==> inputs of trial 53 <==
==> flow/design.v (excerpt) <==
module abcd_output
(
	input clk,						 
	input rstn,
	input rx_pin_in,
	output ch_a_output, ch_b_output, ch_c_output, ch_d_output
);
	wire [7:0] rx_data_out;			 
	wire rx_valid;					 
	wire [15:0] delay_set_a;		 
	wire [15:0] delay_set_b;
	wire [15:0] delay_set_c;
	wire [15:0] delay_set_d;		
	wire [15:0] duty_cycle;			 
	wire [15:0] sub_clk_feq;
	wire [15:0] sub_clk_scl;
	rx_module_demo u1				 
	(
		.CLK(clk),
		.RSTn(rstn),
		.RX_Pin_In(rx_pin_in),		 
		.RX_Data_Out(rx_data_out),	 
		.RX_Valid_Out(rx_valid)
	);
	data_pro u2						 
	(
		.clk(clk),
		.rstn(rstn),
		.data_in(rx_data_out),		 
		.data_valid(rx_valid),
		.delay_set_a(delay_set_a),	 
		.delay_set_b(delay_set_b),
		.delay_set_c(delay_set_c),
		.delay_set_d(delay_set_d),
		.duty_cycle(duty_cycle),	 
		.sub_clk_feq(sub_clk_feq),	 
		.sub_clk_scl(sub_clk_scl)	 
	);
	ch_output_module u_a
	(
		.clk(clk),
		.sub_clk_feq(sub_clk_feq),
		.sub_clk_scl(sub_clk_scl),
		.rstn(rstn),
		.delay_set(delay_set_a),
		.duty_cycle(duty_cycle),
		.ch_output(ch_a_output)
	);
	ch_output_module u_b
	(
		.clk(clk),
		.sub_clk_feq(sub_clk_feq),
		.sub_clk_scl(sub_clk_scl),
		.rstn(rstn),
		.delay_set(delay_set_b),
		.duty_cycle(duty_cycle),
		.ch_output(ch_b_output)
	);
	ch_output_module u_c
	(
  ...
export LEC_CHECK = 0
export ABC_AREA = 1
export CAP_MARGIN = 20
export CORE_MARGIN = 2
export CORE_UTILIZATION = 68
export SETUP_SLACK_MARGIN = -1.13
export SLEW_MARGIN = 20
create_clock -name core_clock -period 68.1 [get_ports {clk}]
run.sh (not shown) runs the stock make flow with config.mk's settings and CLKGATE_MAP_FILE=.
==> inputs of build 86, as changes to trial 53 <==
==> flow/config.mk (replaced) <==
export PLATFORM = sky130hd
export DESIGN_NAME = abcd_output
export DESIGN_NICKNAME = abcd_output
export VERILOG_FILES = /design/flow/design.v
export SDC_FILE = /design/flow/constraint.sdc
export NUM_CORES = 4
export LEC_CHECK = 0
export ABC_AREA = 1
export CAP_MARGIN = 30
export CELL_PAD_IN_SITES_GLOBAL_PLACEMENT = 1
export CORE_ASPECT_RATIO = 0.77
export CORE_MARGIN = 9
export CORE_UTILIZATION = 33
export CTS_CLUSTER_DIAMETER = 198
export GPL_ROUTABILITY_DRIVEN = 0
export PLACE_DENSITY_LB_ADDON = 0.25
export SETUP_SLACK_MARGIN = -2.0
export SLEW_MARGIN = 25
export TNS_END_PERCENT = 35
==> flow/constraint.sdc (replaced) <==
create_clock -name core_clock -period 95.9 [get_ports {clk}]
set_input_delay 19.1800 -clock core_clock [delete_from_list [all_inputs] [get_ports {clk}]]
set_output_delay 19.1800 -clock core_clock [all_outputs]
set_load 0.01 [all_outputs]
==> inputs of trial 1, as changes to trial 53 <==
==> flow/config.mk (replaced) <==
export PLATFORM = sky130hd
export DESIGN_NAME = abcd_output
export DESIGN_NICKNAME = abcd_output
export VERILOG_FILES = /design/flow/design.v
export SDC_FILE = /design/flow/constraint.sdc
export NUM_CORES = 4
export LEC_CHECK = 0
export CAP_MARGIN = 20
export CORE_MARGIN = 2
export CORE_UTILIZATION = 44
export SLEW_MARGIN = 20
==> flow/constraint.sdc (replaced) <==
create_clock -name core_clock -period 104.0 [get_ports {clk}]
set_input_delay 20.8000 -clock core_clock [delete_from_list [all_inputs] [get_ports {clk}]]
set_output_delay 20.8000 -clock core_clock [all_outputs]
set_load 0.01 [all_outputs]
==> inputs of build 51, as changes to trial 53 <==
==> flow/config.mk (replaced) <==
export PLATFORM = sky130hd
export DESIGN_NAME = abcd_output
export DESIGN_NICKNAME = abcd_output
export VERILOG_FILES = /design/flow/design.v
export SDC_FILE = /design/flow/constraint.sdc
export NUM_CORES = 4
export LEC_CHECK = 0
export CAP_MARGIN = 20
export CORE_MARGIN = 2
export CORE_UTILIZATION = 19
export SLEW_MARGIN = 20
==> flow/constraint.sdc (replaced) <==
create_clock -name core_clock -period 151.0 [get_ports {clk}]
set_input_delay 30.2000 -clock core_clock [delete_from_list [all_inputs] [get_ports {clk}]]
set_output_delay 30.2000 -clock core_clock [all_outputs]
set_load 0.01 [all_outputs]
==> results <==
metric	build 86	trial 1	build 51	trial 53
Status	finished clean	finished clean	finished clean	finished clean
Global-route met2 utilization	0.2828	0.4229	0.1777	0.6590
Final cell count without fillers	14,800	12,120	15,080	13,540
Placed standard-cell area	79,490 µm²	76,650 µm²	80,330 µm²	78,770 µm²
Register-to-register setup slack	12.12 ns	8.21 ns	47.66 ns	3.59 ns
Most common cell in the netlist	sky130_fd_sc_hd__nand2_1	sky130_fd_sc_hd__ha_1	sky130_fd_sc_hd__ha_1	sky130_fd_sc_hd__nand2_1
DR WL met3	10,310 µm	12,440 µm	10,090 µm	13,320 µm
Detail Route met2 WL	97,970 µm	102,900 µm	98,870 µm	108,100 µm
Area growth from synthesis to final layout	6.270%	6.292%	10.64%	8.100%
Post-synthesis average cell area	6.476 µm²	7.435 µm²	7.435 µm²	6.476 µm²
Number of warnings in the stage logs	42	43	41	44
Actual slew at the worst max-slew pin	0.9599 ns	1.156 ns	1.097 ns	1.153 ns
Non-clock buffering overhead in the final layout	0.009071	0.01157	0.008845	0.03526
Largest clock skew in the final design	0.01529 ns	0.05096 ns	0.02983 ns	0.02212 ns
Total wire length	240,600 µm	233,500 µm	222,900 µm	223,500 µm
Placed cell count	14,710	12,000	14,990	13,320
Via density	5.120	6.074	4.782	5.945
Area share of and-or/or-and cells after synthesis	0.1848	0.2627	0.2627	0.1848
Most congested layer reported by global routing	met1	met2	met2	met2
Simple-gate share of the synthesized area	0.3220	0.2417	0.2417	0.3220

---

==> run X <==
abcd_output again, from the RTL that the note above started with.
==> flow/config.mk <==
export PLATFORM = sky130hd
export DESIGN_NAME = abcd_output
export DESIGN_NICKNAME = abcd_output
export VERILOG_FILES = /design/flow/design.v
export SDC_FILE = /design/flow/constraint.sdc
export NUM_CORES = 4
export LEC_CHECK = 0
export ABC_AREA = 0
export CAP_MARGIN = 30
export CORE_ASPECT_RATIO = 0.77
export CORE_MARGIN = 2
export CORE_UTILIZATION = 55
export CTS_CLUSTER_DIAMETER = 75
export PLACE_DENSITY = 0.69
export SETUP_SLACK_MARGIN = -2.0
export SLEW_MARGIN = 25
==> flow/constraint.sdc <==
create_clock -name core_clock -period 95.9 [get_ports {clk}]
set_input_delay 19.1800 -clock core_clock [delete_from_list [all_inputs] [get_ports {clk}]]
set_output_delay 19.1800 -clock core_clock [all_outputs]
set_load 0.01 [all_outputs]
==> inputs of run E, as changes to run X <==
--- a/flow/config.mk
+++ b/flow/config.mk
@@ -6,11 +6,11 @@
 export NUM_CORES = 4
 export LEC_CHECK = 0
-export ABC_AREA = 0
+export ABC_AREA = 1
 export CAP_MARGIN = 30
 export CORE_ASPECT_RATIO = 0.77
 export CORE_MARGIN = 2
-export CORE_UTILIZATION = 55
+export CORE_UTILIZATION = 70
 export CTS_CLUSTER_DIAMETER = 75
-export PLACE_DENSITY = 0.69
+export PLACE_DENSITY = 0.61
 export SETUP_SLACK_MARGIN = -2.0
 export SLEW_MARGIN = 25
==> flow/constraint.sdc (replaced) <==
create_clock -name core_clock -period 70.8 [get_ports {clk}]
set_input_delay 14.1600 -clock core_clock [delete_from_list [all_inputs] [get_ports {clk}]]
set_output_delay 14.1600 -clock core_clock [all_outputs]
set_load 0.01 [all_outputs]
==> notes <==
- Between run E and run X, the lower global-route usage is in run X (gap 6.9 points).
- Against run X, the clock skew of run E is lower by 19 ps.
- In run X the worst setup slack is higher than in run E, by 2600 ps.
- In wire length, run E and run X hardly differ.
- Between run X and run E, the lower worst hold slack is in run X (gap 15 ps).
- Final cell count: run E is larger than run X (about 14%).
- Sequential share of layout area: run X is higher than run E (0.38 points).
- Against run E, the critical path depth of run X is lower by 8.
- Of run E and run X, run E has the higher non-clock buffer count (gap 87).
==> figures <==
quantity	run X	run E
DR pass1 iterations	9	7
Capturing instance or port of the critical path	u_a.subsub_count[13]$_DFFE_PN0P_	u_b.ch_output_reg$_DFFE_PN0P_
Source-to-sink clock delay at the later pin of the worst-skew pair	610 ps	570 ps
Synth Instances	9,973	11,800
Yosys cell count	9,973	11,800
Origin of the worst setup path	u2.sub_clk_scl_reg[0]$_DFFE_PN0P_	u2.sub_clk_feq_reg[13]$_DFFE_PN0P_
Total number of vias	74,500	81,700
Vias in the first global route	67,700	74,800
Design area	78,800 um2	81,400 um2
Layout Utilization	0.587	0.751
Path depth of the worst reg2reg path	443	451
Met3 wire length	19,900 um	23,300 um
Least-Margin Pin Slew	1010 ps	1150 ps
Wire length of the first global-routing pass	367,000 um	369,000 um
Post-DR wirelength/cell	19.7 um	17.3 um
Result of the run	no timing/DRC/antenna violations	no timing/DRC/antenna violations
Post-Synthesis Net Count	11,100	12,900
Combinational gate area	62,500 um2	60,300 um2
Endpoint arrival time on the critical path	91,010 ps	68,510 ps

---

==> v37: inputs <==
==> flow/design.v <==
module detect_module 
(
    CLK, RSTn,
	 RX_Pin_In,
	 H2L_Sig
);
    input CLK;
	 input RSTn;
	 input RX_Pin_In;
	 output H2L_Sig;
	 reg H2L_F1;
	 reg H2L_F2;
	 always @ ( posedge CLK or negedge RSTn )
	     if( !RSTn )
		      begin
				    H2L_F1 <= 1'b1;
					 H2L_F2 <= 1'b1;
				end
		  else
		      begin
				    H2L_F1 <= RX_Pin_In;
					 H2L_F2 <= H2L_F1;
				end
	assign H2L_Sig = H2L_F2 & !H2L_F1;
endmodule
module rx_bps_module
(
    CLK, RSTn,
	 Count_Sig, 
	 BPS_CLK
);
    input CLK;
	 input RSTn;
	 input Count_Sig;
	 output BPS_CLK;
	 reg [12:0]Count_BPS;
	 always @ ( posedge CLK or negedge RSTn )
	    if( !RSTn )
		     Count_BPS <= 13'd0;
		 else if( Count_BPS == 13'd5207 )
		     Count_BPS <= 13'd0;
		 else if( Count_Sig )
		     Count_BPS <= Count_BPS + 1'b1;
		 else
		     Count_BPS <= 13'd0;
    assign BPS_CLK = ( Count_BPS == 12'd2604 ) ? 1'b1 : 1'b0;
endmodule
module rx_control_module
(
    CLK, RSTn,
	 H2L_Sig, RX_Pin_In, BPS_CLK, RX_En_Sig,
    Count_Sig, RX_Data, RX_Done_Sig
);
    input CLK;
	 input RSTn;
	 input H2L_Sig;
	 input RX_En_Sig;
	 input RX_Pin_In;
	 input BPS_CLK;
	 output Count_Sig;
	 output [7:0]RX_Data;
	 output RX_Done_Sig;
	 reg [3:0]i;
	 reg [7:0]rData;
	 reg isCount;
	 reg isDone;
	 always @ ( posedge CLK or negedge RSTn )
	     if( !RSTn )
		      begin 
		          i <= 4'd0;
					 rData <= 8'd0;
					 isCount <= 1'b0;
					 isDone <= 1'b0;	 
				end
		  else if( RX_En_Sig )
		      case ( i )
			       4'd0 :
					 if( H2L_Sig ) begin i <= i + 1'b1; isCount <= 1'b1; end
					 4'd1 : 
					 if( BPS_CLK ) begin i <= i + 1'b1; end
					 4'd2, 4'd3, 4'd4, 4'd5, 4'd6, 4'd7, 4'd8, 4'd9 :
					 if( BPS_CLK ) begin i <= i + 1'b1; rData[ i - 2 ] <= RX_Pin_In; end
					 4'd10 :
					 if( BPS_CLK ) begin i <= i + 1'b1; end
					 4'd11 :
					 if( BPS_CLK ) begin i <= i + 1'b1; end
					 4'd12 :
					 begin i <= i + 1'b1; isDone <= 1'b1; isCount <= 1'b0; end
					 4'd13 :
					 begin i <= 4'd0; isDone <= 1'b0; end
				endcase
	 assign Count_Sig = isCount;
	 assign RX_Data = rData;
	 assign RX_Done_Sig = isDone;
endmodule
module rx_module
(
    CLK, RSTn,
    RX_Pin_In, RX_En_Sig,
	 RX_Done_Sig, RX_Data
);
    input CLK;
	 input RSTn;
	 input RX_Pin_In;
	 input RX_En_Sig;
	 output [7:0]RX_Data;
	 output RX_Done_Sig;
	 wire H2L_Sig;
	 detect_module U1
	 (
	     .CLK( CLK ),
		  .RSTn( RSTn ),
		  .RX_Pin_In( RX_Pin_In ),     
		  .H2L_Sig( H2L_Sig )          
	 );
	 wire BPS_CLK;
	 rx_bps_module U2
	 (
	     .CLK( CLK ),
		  .RSTn( RSTn ),
		  .Count_Sig( Count_Sig ),    
		  .BPS_CLK( BPS_CLK )         
	 );
	 wire Count_Sig;
	 rx_control_module U3
	 (
	     .CLK( CLK ),
		  .RSTn( RSTn ),
		  .H2L_Sig( H2L_Sig ),       
		  .RX_En_Sig( RX_En_Sig ),   
		  .RX_Pin_In( RX_Pin_In ),   
		  .BPS_CLK( BPS_CLK ),       
		  .Count_Sig( Count_Sig ),     
		  .RX_Data( RX_Data ),         
		  .RX_Done_Sig( RX_Done_Sig )  
	 );
endmodule
module control_module
(
    CLK, RSTn,
	RX_Done_Sig,
	RX_Data,
	RX_En_Sig,
	RX_Data_Out,
	RX_Valid_Out
);
    input CLK;
	input RSTn;
	input RX_Done_Sig;
	input [7:0]RX_Data;
	output RX_En_Sig;
	output [7:0]RX_Data_Out;
	output RX_Valid_Out;
	reg [7:0]rData_0;
	reg isEn;
	reg isValid;
    always @ ( posedge CLK or negedge RSTn )
	    if( !RSTn )
		    begin rData_0 <= 8'd0; isEn <= 1'b0; isValid <= 1'b0; end
		else if( RX_Done_Sig )     
		    begin rData_0 <= RX_Data; isEn <= 1'b0; isValid <= 1'b1; end
		else begin isEn <= 1'b1; isValid <= 1'b0; end
	assign RX_Data_Out  = rData_0 ;
	assign RX_En_Sig = isEn;
	assign RX_Valid_Out = isValid;
endmodule
module rx_module_demo
(
    CLK, RSTn,
	RX_Pin_In,
	RX_Data_Out,
	RX_Valid_Out
);
    input CLK;
	input RSTn;
	input RX_Pin_In;
    output [7:0]RX_Data_Out;
    output RX_Valid_Out;
	wire RX_Done_Sig;
	wire [7:0]RX_Data;
	rx_module U1
	(
	    .CLK( CLK ),
		.RSTn( RSTn ),
		.RX_Pin_In( RX_Pin_In ),    
		.RX_En_Sig( RX_En_Sig ),    
		.RX_Done_Sig( RX_Done_Sig ),   
		.RX_Data( RX_Data )            
	);
	wire RX_En_Sig;
	wire [7:0]Output_Data;
	wire Output_Valid;
	control_module U2
	(
	    .CLK( CLK ),
	    .RSTn( RSTn ),
		.RX_Done_Sig( RX_Done_Sig ),   
		.RX_Data( RX_Data ),           
		.RX_En_Sig( RX_En_Sig ),       
		.RX_Data_Out( Output_Data ),   
		.RX_Valid_Out( Output_Valid )  
	);
	 assign RX_Data_Out = Output_Data;
	 assign RX_Valid_Out = Output_Valid;
endmodule
module data_pro
(
	input clk,
	input rstn,
	input [7:0] data_in,
	input data_valid,
	output [15:0] delay_set_a, 
	output [15:0] delay_set_b,
	output [15:0] delay_set_c, 
	output [15:0] delay_set_d,
	output [15:0] duty_cycle,
	output [15:0] sub_clk_feq,
	output [15:0] sub_clk_scl
);
	reg [7:0] funct;
	reg [15:0] data;
	reg [1:0] state;
	reg update;
	reg [15:0] delay_set_a_reg;
	reg [15:0] delay_set_b_reg;
	reg [15:0] delay_set_c_reg;
	reg [15:0] delay_set_d_reg;
	reg [15:0] duty_cycle_reg;
	reg [15:0] sub_clk_feq_reg;
	reg [15:0] sub_clk_scl_reg;
	always @(posedge clk or negedge rstn) begin		 
		if (!rstn) begin
			funct <= 8'd0;
			data <= 15'd0;
			state <= 2'd0;
			update <= 1'b0;
		end
		else if (data_valid) begin
			case (state)							 
				2'd0: begin					 
					funct <= data_in;
					state <= state + 1;
					update <= 1'b0;
				end
				2'd1: begin					 
					data[15:8] <= data_in;
					state <= state +1;
					update <= 1'b0;
				end
				2'd2: begin 					 
					data[7:0] <= data_in;
					state <= 2'd0;
					update <= 1'b1;
				end
				default: begin
					funct <= 8'd0;
					data[15:0] <= 15'd0;
					state <= 2'd0;
					update <= 1'b0;
				end
			endcase
		end
		else begin
			update <= 1'b0;
		end
	end
	always @(posedge clk or negedge rstn) begin		 
		if (!rstn) begin
			delay_set_a_reg <= 15'd0;				 
			delay_set_b_reg <= 15'd10;
			delay_set_c_reg <= 15'd20;
			delay_set_d_reg <= 15'd30;
			duty_cycle_reg <= 15'd5;
			sub_clk_scl_reg <= 15'd1000;
			sub_clk_feq_reg <= 15'd10;
		end
		else if (update) begin
			case (funct)
				8'd65: delay_set_a_reg <= data;
				8'd66: delay_set_b_reg <= data;
				8'd67: delay_set_c_reg <= data;
				8'd68: delay_set_d_reg <= data;
				8'd69: duty_cycle_reg <= data;
				8'd70: if (data != 16'd0) sub_clk_feq_reg <= data;	 
				8'd83: if (data != 16'd0) sub_clk_scl_reg <= data;
				8'd0: ;
				default: ;
			endcase
		end
	end
	assign delay_set_a = delay_set_a_reg;
	assign delay_set_b = delay_set_b_reg;
	assign delay_set_c = delay_set_c_reg;
	assign delay_set_d = delay_set_d_reg;
	assign duty_cycle = duty_cycle_reg;
	assign sub_clk_feq = sub_clk_feq_reg;
	assign sub_clk_scl = sub_clk_scl_reg;
endmodule
module ch_output_module
(
	input clk,
	input rstn,
	input [15:0] sub_clk_feq,
	input [15:0] sub_clk_scl,
	input [15:0] duty_cycle,
	input [15:0] delay_set,
	output ch_output
);
	reg ch_output_reg;
	reg [15:0] sub_clk_count;
	reg [15:0] subsub_clk_count;
	reg [15:0] subsub_count;
	wire [15:0] sub_clk_sum;
	wire [15:0] subsub_clk_sum;
	assign sub_clk_sum = 50000000 / sub_clk_feq;
	assign subsub_clk_sum = 50000000 / sub_clk_scl;
	always @(posedge clk or negedge rstn) begin 
		if (!rstn) begin
			ch_output_reg <= 0;
			sub_clk_count <= 0;
			subsub_clk_count <=0;
			subsub_count <= 0;
		end else if (sub_clk_count >= sub_clk_sum) begin
			sub_clk_count <= 0;
			subsub_clk_count <= 0;
			subsub_count <=0;
			if (delay_set == 0) begin 
				ch_output_reg <= 1;
			end else begin
				ch_output_reg <= 0;
			end
		end else if (subsub_clk_count >= subsub_clk_sum) begin
			subsub_clk_count <= 0;
			subsub_count <= subsub_count + 1;
			if ( (subsub_count < delay_set - 1) & (delay_set != 0) ) begin
				ch_output_reg <= 0;
			end else if (subsub_count < (delay_set + duty_cycle - 1) ) begin 
				ch_output_reg <= 1;
			end else if (subsub_count >= (delay_set + duty_cycle - 1) ) begin 
				ch_output_reg <= 0;
			end
		end else begin
			sub_clk_count <= sub_clk_count + 1;
			subsub_clk_count <= subsub_clk_count + 1;
		end
	end
	assign ch_output = ch_output_reg;
endmodule
module abcd_output
(
	input clk,						 
	input rstn,
	input rx_pin_in,
	output ch_a_output, ch_b_output, ch_c_output, ch_d_output
);
	wire [7:0] rx_data_out;			 
	wire rx_valid;					 
	wire [15:0] delay_set_a;		 
	wire [15:0] delay_set_b;
	wire [15:0] delay_set_c;
	wire [15:0] delay_set_d;		
	wire [15:0] duty_cycle;			 
	wire [15:0] sub_clk_feq;
	wire [15:0] sub_clk_scl;
	rx_module_demo u1				 
	(
		.CLK(clk),
		.RSTn(rstn),
		.RX_Pin_In(rx_pin_in),		 
		.RX_Data_Out(rx_data_out),	 
		.RX_Valid_Out(rx_valid)
	);
	data_pro u2						 
	(
		.clk(clk),
		.rstn(rstn),
		.data_in(rx_data_out),		 
		.data_valid(rx_valid),
		.delay_set_a(delay_set_a),	 
		.delay_set_b(delay_set_b),
		.delay_set_c(delay_set_c),
		.delay_set_d(delay_set_d),
		.duty_cycle(duty_cycle),	 
		.sub_clk_feq(sub_clk_feq),	 
		.sub_clk_scl(sub_clk_scl)	 
	);
	ch_output_module u_a
	(
		.clk(clk),
		.sub_clk_feq(sub_clk_feq),
		.sub_clk_scl(sub_clk_scl),
		.rstn(rstn),
		.delay_set(delay_set_a),
		.duty_cycle(duty_cycle),
		.ch_output(ch_a_output)
	);
	ch_output_module u_b
	(
		.clk(clk),
		.sub_clk_feq(sub_clk_feq),
		.sub_clk_scl(sub_clk_scl),
		.rstn(rstn),
		.delay_set(delay_set_b),
		.duty_cycle(duty_cycle),
		.ch_output(ch_b_output)
	);
	ch_output_module u_c
	(
		.clk(clk),
		.sub_clk_feq(sub_clk_feq),
		.sub_clk_scl(sub_clk_scl),
		.rstn(rstn),
		.delay_set(delay_set_c),
		.duty_cycle(duty_cycle),
		.ch_output(ch_c_output)
	);
	ch_output_module u_d
	(
		.clk(clk),
		.sub_clk_feq(sub_clk_feq),
		.sub_clk_scl(sub_clk_scl),
		.rstn(rstn),
		.delay_set(delay_set_d),
		.duty_cycle(duty_cycle),
		.ch_output(ch_d_output)
	);
endmodule
==> flow/run.sh <==
#!/bin/bash
# the make line also repeats each setting of config.mk as NAME=value (left out here)
make -C /OpenROAD-flow-scripts/flow DESIGN_CONFIG=/design/flow/config.mk WORK_HOME=/design/flow/orfs CLKGATE_MAP_FILE= finish
==> flow/config.mk <==
export PLATFORM = sky130hd
export DESIGN_NAME = abcd_output
export DESIGN_NICKNAME = abcd_output
export VERILOG_FILES = /design/flow/design.v
export SDC_FILE = /design/flow/constraint.sdc
export NUM_CORES = 4
export LEC_CHECK = 0
export CAP_MARGIN = 10
export CELL_PAD_IN_SITES_DETAIL_PLACEMENT = 2
export CELL_PAD_IN_SITES_GLOBAL_PLACEMENT = 3
export CORE_MARGIN = 2
export CORE_UTILIZATION = 25
export CTS_CLUSTER_DIAMETER = 321
export SLEW_MARGIN = 20
==> flow/constraint.sdc <==
create_clock -name core_clock -period 110.0 [get_ports {clk}]
set_input_delay 22.0000 -clock core_clock [delete_from_list [all_inputs] [get_ports {clk}]]
set_output_delay 22.0000 -clock core_clock [all_outputs]
set_load 0.01 [all_outputs]
==> v28: changes against v37 <==
CAP_MARGIN = 5   (was 10)
CELL_PAD_IN_SITES_DETAIL_PLACEMENT = default   (was 2)
CELL_PAD_IN_SITES_GLOBAL_PLACEMENT = 2   (was 3)
CORE_UTILIZATION = 40   (was 25)
CTS_CLUSTER_DIAMETER = default   (was 321)
==> comparison <==
Against v37, the final cell count of v28 is lower by 11%. Between v37 and v28, the lower via count is in v28 (gap about 3.5%, measured against v28). Between v28 and v37, the lower setup slack is in v28 (gap 0.091 ns). Against v37, the die size of v28 is lower by 37%. v28 completed with no timing, DRC or antenna violations. v37 passed the timing, design-rule and antenna checks. Clock skew: v37 is higher than v28 (0.049 ns).
==> figures <==
Run status: v28 finished clean; v37 finished clean
Non-clock buffering overhead: v28 0.01008; v37 0.01457
Number of cells on the critical path: v28 433; v37 445
Number of buffers and inverters on the critical path: v28 19; v37 27
Cell area after placement: v28 0.07700 mm2; v37 0.07912 mm2
Setup slack at placement: v28 5.741 ns; v37 1.322 ns
Die area: v28 0.1888 mm2; v37 0.3010 mm2
Timing startpoint of the critical path: v28 u2.sub_clk_scl_reg[15]$_DFFE_PN0P_; v37 u2.sub_clk_scl_reg[0]$_DFFE_PN0P_
Slew of the pin with the lowest slew margin: v28 1.153 ns; v37 1.110 ns
Wire length on met3: v28 8884 um; v37 5603 um
Wire length per cell: v28 20.69 um; v37 22.93 um
Routed vias: v28 72400; v37 74950
Share of the clock period used by the worst path after layout: v28 0.9212; v37 0.9204
Die H: v28 434.6 um; v37 548.6 um
